==> trial 69 <==
## CRC
module CRC(
input           clk,         
input           rst_n,       
input  [23:0]   Din,         
input           valid,       
input  [15:0]   size,        
output [14:0]   checksum,    
output          done         
);
export LEC_CHECK = 0
export ABC_AREA = 1
export CAP_MARGIN = 20
export CELL_PAD_IN_SITES_DETAIL_PLACEMENT = 2
export CORE_MARGIN = 9
export CORE_UTILIZATION = 39
export CTS_CLUSTER_DIAMETER = 163
export CTS_CLUSTER_SIZE = 38
export GPL_TIMING_DRIVEN = 1
export HOLD_SLACK_MARGIN = 0.3
export MAX_ROUTING_LAYER = met4
export MIN_ROUTING_LAYER = met2
export PLACE_DENSITY_LB_ADDON = 0.21
export SLEW_MARGIN = 40
export TNS_END_PERCENT = 20
create_clock -name core_clock -period 3.76 [get_ports {clk}]
run.sh (not shown) runs the stock make flow with config.mk's settings and CLKGATE_MAP_FILE=.
==> trial 92: changes against trial 69 <==
--- a/flow/config.mk
+++ b/flow/config.mk
@@ -9,13 +9,16 @@
 export CAP_MARGIN = 20
 export CELL_PAD_IN_SITES_DETAIL_PLACEMENT = 2
-export CORE_MARGIN = 9
-export CORE_UTILIZATION = 39
+export CELL_PAD_IN_SITES_GLOBAL_PLACEMENT = 1
+export CORE_ASPECT_RATIO = 0.59
+export CORE_MARGIN = 7
+export CORE_UTILIZATION = 19
 export CTS_CLUSTER_DIAMETER = 163
 export CTS_CLUSTER_SIZE = 38
-export GPL_TIMING_DRIVEN = 1
+export GPL_TIMING_DRIVEN = 0
 export HOLD_SLACK_MARGIN = 0.3
-export MAX_ROUTING_LAYER = met4
+export MAX_ROUTING_LAYER = met5
 export MIN_ROUTING_LAYER = met2
 export PLACE_DENSITY_LB_ADDON = 0.21
+export SETUP_SLACK_MARGIN = 0.19
 export SLEW_MARGIN = 40
-export TNS_END_PERCENT = 20
+export TNS_END_PERCENT = 80
==> notes <==
Against trial 92, the worst hold slack of trial 69 is higher by 17 ps. Against trial 69, the clock power of trial 92 is larger by about 65%. Count of clock-buffer cells in the layout: trial 69 is higher than trial 92 (1). Of trial 69 and trial 92, trial 92 has the higher die area (gap about 40%, measured against trial 92). Of trial 92 and trial 69, trial 92 has the higher cell area (gap 12%, measured against trial 69). In trial 69 the utilization is higher than in trial 92, by 24 points. In trial 92 the power is larger than in trial 69, by about 7%. Between trial 69 and trial 92, the lower sequential share of layout area is in trial 92 (gap 2.9 points). Between trial 69 and trial 92, the lower global-route usage is in trial 92 (gap 18 points).

========
==> inputs of build 34 <==
CRC again, from the RTL that the note above started with.
Settings: LEC_CHECK=0, ABC_AREA=0, CAP_MARGIN=10, CORE_MARGIN=5, CORE_UTILIZATION=18, CTS_CLUSTER_SIZE=91, GPL_ROUTABILITY_DRIVEN=0, GPL_TIMING_DRIVEN=0, MIN_ROUTING_LAYER=met1, PLACE_DENSITY_LB_ADDON=0.16, SLEW_MARGIN=5; clock period 7.77 ns.
==> inputs of build 20, as changes to build 34 <==
ABC_AREA = unset   (was 0)
CELL_PAD_IN_SITES_GLOBAL_PLACEMENT = 0   (was unset)
CORE_MARGIN = 7   (was 5)
CORE_UTILIZATION = 40   (was 18)
CTS_CLUSTER_DIAMETER = 239   (was unset)
CTS_CLUSTER_SIZE = 47   (was 91)
GPL_TIMING_DRIVEN = 1   (was 0)
HOLD_SLACK_MARGIN = 0.1   (was unset)
MAX_ROUTING_LAYER = met4   (was unset)
MIN_ROUTING_LAYER = unset   (was met1)
PLACE_DENSITY = 0.39   (was unset)
PLACE_DENSITY_LB_ADDON = unset   (was 0.16)
SLEW_MARGIN = 0   (was 5)
==> flow/constraint.sdc (replaced) <==
create_clock -name core_clock -period 5.5 [get_ports {clk}]
set_input_delay 1.1000 -clock core_clock [delete_from_list [all_inputs] [get_ports {clk}]]
set_output_delay 1.1000 -clock core_clock [all_outputs]
set_load 0.01 [all_outputs]
==> comparison table <==
                                                        build 34       build 20
Result of the run                       timing/DRC/antenna clean  timing/DRC/antenna clean
GR Util met2                                               14.8%          25.2%
Register-to-register path setup slack                    5.07 ns        2.82 ns
Pwr Density                                          373 mW/mm^2    532 mW/mm^2
Final net count                                              290            264
Overall Power                                             919 uW        1.17 mW
Fraction of power consumed by combinational cells          61.8%          56.0%
Wire length reported by the detailed router         5990 microns   4870 microns
Final critical-path share of the clock period              72.8%          79.8%
Avg Vias per Cell                                           4.30           5.48
Share of power burned in the clock network                  8.8%           9.4%
Most Crowded Layer GR                                       met1           met2
Power dissipated in sequential cells                      270 uW         406 uW
Placement Rows                                                36             24
Data required, critical path                             6.22 ns        4.40 ns
Worst setup startpoint                                   size[1]        size[0]
Critical path buffer and inverter count                        4              3
Clock-cell share                                           1.88%          2.10%
Area inside the core boundary                      0.00982 sq mm  0.00435 sq mm
Overall routing resource usage                             10.0%          15.5%

========
==> inputs of 10-07 <==
==> flow/design.v <==
module CRC(
input           clk,         
input           rst_n,       
input  [23:0]   Din,         
input           valid,       
input  [15:0]   size,        
output [14:0]   checksum,    
output          done         
);
reg [5:0] shift_count;       
reg [5:0] limit;             
wire [1:0] extra;            
wire [4:0] offset;           
wire finish;                 
reg [15:0] crc;                                    
localparam [15:0] polynomial = 16'b1100010110011001;      
reg CS, NS;
parameter IDLE = 1'b0, FIND = 1'b1;
always @(posedge clk or negedge rst_n)
begin
 if(~rst_n)
  CS <= IDLE;
 else CS <= NS;
end
always @(posedge clk)
begin
 case(CS)
  IDLE:
  begin
   crc <= (valid) ? (Din >> offset) : 16'hffff;             
   shift_count <= 0;
  end
  FIND:
  begin
  if(crc[15] == 1'b0)                                              
  begin                                                            
   if(shift_count < offset)                                        
    crc <= {crc[14:0],Din[offset - (shift_count + 6'd1)]};            
   else crc <= crc << 1;
   shift_count <= shift_count + 6'd1;
  end
  else crc <= crc ^ polynomial;                                    
  end
 endcase
end
always @(*)
begin
 limit = 6'd15 + offset;
 case(CS)
  IDLE:
  begin
   if(valid)
    NS = FIND;
   else NS = IDLE;
  end
  FIND:
  begin
   if(finish)
    NS = IDLE;
   else NS = FIND;
  end
  default: NS = IDLE;
 endcase
end
assign extra = size[2:0] - 3'd2;
assign offset = {extra, 3'b000};
assign finish = ((shift_count == limit) && (crc[15] == 1'b0)) ? 1'b1 : 1'b0;
assign done = (CS == FIND) && finish;
assign checksum = crc[14:0];
endmodule
==> flow/run.sh <==
#!/bin/bash
# the make line also repeats each setting of config.mk as NAME=value (left out here)
make -C /OpenROAD-flow-scripts/flow DESIGN_CONFIG=/design/flow/config.mk WORK_HOME=/design/flow/orfs CLKGATE_MAP_FILE= finish
==> flow/config.mk <==
export PLATFORM = sky130hd
export DESIGN_NAME = CRC
export DESIGN_NICKNAME = CRC
export VERILOG_FILES = /design/flow/design.v
export SDC_FILE = /design/flow/constraint.sdc
export NUM_CORES = 4
export LEC_CHECK = 0
export ABC_AREA = 1
export CAP_MARGIN = 20
export CORE_MARGIN = 2
export CORE_UTILIZATION = 72
export PLACE_DENSITY_LB_ADDON = 0.28
export SLEW_MARGIN = 20
==> flow/constraint.sdc <==
create_clock -name core_clock -period 2.82 [get_ports {clk}]
set_input_delay 0.5640 -clock core_clock [delete_from_list [all_inputs] [get_ports {clk}]]
set_output_delay 0.5640 -clock core_clock [all_outputs]
set_load 0.01 [all_outputs]
==> inputs of 08-14, as changes to 10-07 <==
==> flow/config.mk (replaced) <==
export PLATFORM = sky130hd
export DESIGN_NAME = CRC
export DESIGN_NICKNAME = CRC
export VERILOG_FILES = /design/flow/design.v
export SDC_FILE = /design/flow/constraint.sdc
export NUM_CORES = 4
export LEC_CHECK = 0
export CAP_MARGIN = 20
export CORE_MARGIN = 2
export CORE_UTILIZATION = 35
export CTS_CLUSTER_DIAMETER = 383
export CTS_CLUSTER_SIZE = 98
export GPL_ROUTABILITY_DRIVEN = 0
export HOLD_SLACK_MARGIN = -0.08
export SLEW_MARGIN = 20
export TNS_END_PERCENT = 10
==> flow/constraint.sdc (replaced) <==
create_clock -name core_clock -period 5.5 [get_ports {clk}]
set_input_delay 1.1000 -clock core_clock [delete_from_list [all_inputs] [get_ports {clk}]]
set_output_delay 1.1000 -clock core_clock [all_outputs]
set_load 0.01 [all_outputs]
==> results.env <==
NETLIST.AREA_LEADER.SHARE_PCT=23.2
FP_UTIL_PCT=36.0
SYN_AVG_CELL_AREA_UM2=9.39
SYNTH.YOSYS.CHIP_AREA_UM2=1810
OUTCOME='timing/DRC/antenna clean'
SYNTH_CELLS=193
That was 08-14.
==> results.env <==
OUTCOME='did not finish'
OUTCOME.STOP_STAGE='3_3_place_gp'
TOOL.ERROR='[ERROR FLW-0024] Place density exceeds 1.0 (current PLACE_DENSITY_LB_ADDON =  0.28). Please check if the value of  PLACE_DENSITY_LB_ADDON is between 0 and 0.99.'
FP_UTIL_PCT=75.9
SYNTH_CELLS=274
SYN_AVG_CELL_AREA_UM2=6.86
SYNTH.YOSYS.CHIP_AREA_UM2=1880
That was 10-07.

========
==> 11-24 <==
RTL: the design.v shown in full above, as it stands there.
clock: 5.5 ns
lec_check: 0
cap_margin: 10
cell_pad_in_sites_global_placement: 2
core_margin: 7
core_utilization: 40
cts_cluster_size: 47
gpl_routability_driven: 0
gpl_timing_driven: 1
hold_slack_margin: 0.2
place_density: 0.39
slew_margin: 0
==> 12-08 (differences from 11-24) <==
CAP_MARGIN = 20   (was 10)
CELL_PAD_IN_SITES_GLOBAL_PLACEMENT = default   (was 2)
CORE_MARGIN = 2   (was 7)
CORE_UTILIZATION = 44   (was 40)
CTS_CLUSTER_SIZE = default   (was 47)
GPL_ROUTABILITY_DRIVEN = 1   (was 0)
GPL_TIMING_DRIVEN = default   (was 1)
HOLD_SLACK_MARGIN = default   (was 0.2)
PLACE_DENSITY = default   (was 0.39)
PLACE_DENSITY_LB_ADDON = 0.2   (was default)
SLEW_MARGIN = 20   (was 0)
TNS_END_PERCENT = 70   (was default)
==> flow/constraint.sdc (replaced) <==
create_clock -name core_clock -period 6.44 [get_ports {clk}]
set_input_delay 1.2880 -clock core_clock [delete_from_list [all_inputs] [get_ports {clk}]]
set_output_delay 1.2880 -clock core_clock [all_outputs]
set_load 0.01 [all_outputs]
==> 03-23 (differences from 11-24) <==
ABC_AREA = 1   (was default)
CAP_MARGIN = 20   (was 10)
CELL_PAD_IN_SITES_GLOBAL_PLACEMENT = default   (was 2)
CORE_MARGIN = 2   (was 7)
CORE_UTILIZATION = 71   (was 40)
CTS_CLUSTER_DIAMETER = 49   (was default)
CTS_CLUSTER_SIZE = 38   (was 47)
GPL_ROUTABILITY_DRIVEN = default   (was 0)
HOLD_SLACK_MARGIN = default   (was 0.2)
MAX_ROUTING_LAYER = met4   (was default)
MIN_ROUTING_LAYER = met1   (was default)
PLACE_DENSITY = default   (was 0.39)
PLACE_DENSITY_LB_ADDON = 0.26   (was default)
SLEW_MARGIN = 40   (was 0)
TNS_END_PERCENT = 95   (was default)
==> flow/constraint.sdc (replaced) <==
create_clock -name core_clock -period 2.49 [get_ports {clk}]
set_input_delay 0.4980 -clock core_clock [delete_from_list [all_inputs] [get_ports {clk}]]
set_output_delay 0.4980 -clock core_clock [all_outputs]
set_load 0.01 [all_outputs]
==> qor summary <==
item	03-23	12-08	11-24
Result of the run	stopped before the end	complete, no violations	complete, no violations
Failing step	global placement	-	-
Multi-input gates	-	137	137
Combinational logic power	-	556 uW	653 uW
Count of input and output buffers	-	44	44
Post-CTS setup buffers	-	0	0
Max-area cell share	22.4%	23.2%	23.2%
Clock slew at the register clock pins of the worst setup and hold paths	-	0.09 ns	0.09 ns
Placeable core region	2500 um2	3970 um2	4350 um2
Leakage Power	-	0.000831 uW	0.000831 uW
Startpoint of the lowest-slack register-to-register path	-	shift_count[2]$_SDFFCE_PN0P_	shift_count[2]$_SDFFCE_PN0P_
Net load switching power	-	402 uW	470 uW
Placed Cells incl. Taps	-	260	262
CTS H-tree depth	-	1	1
Half-perimeter wire length after placement	-	3450 um	3830 um
Overflow left after global routing	-	0	0
Seq cells	-	23	23
Power figures rest on the tool's default switching activity, not on a simulated workload.
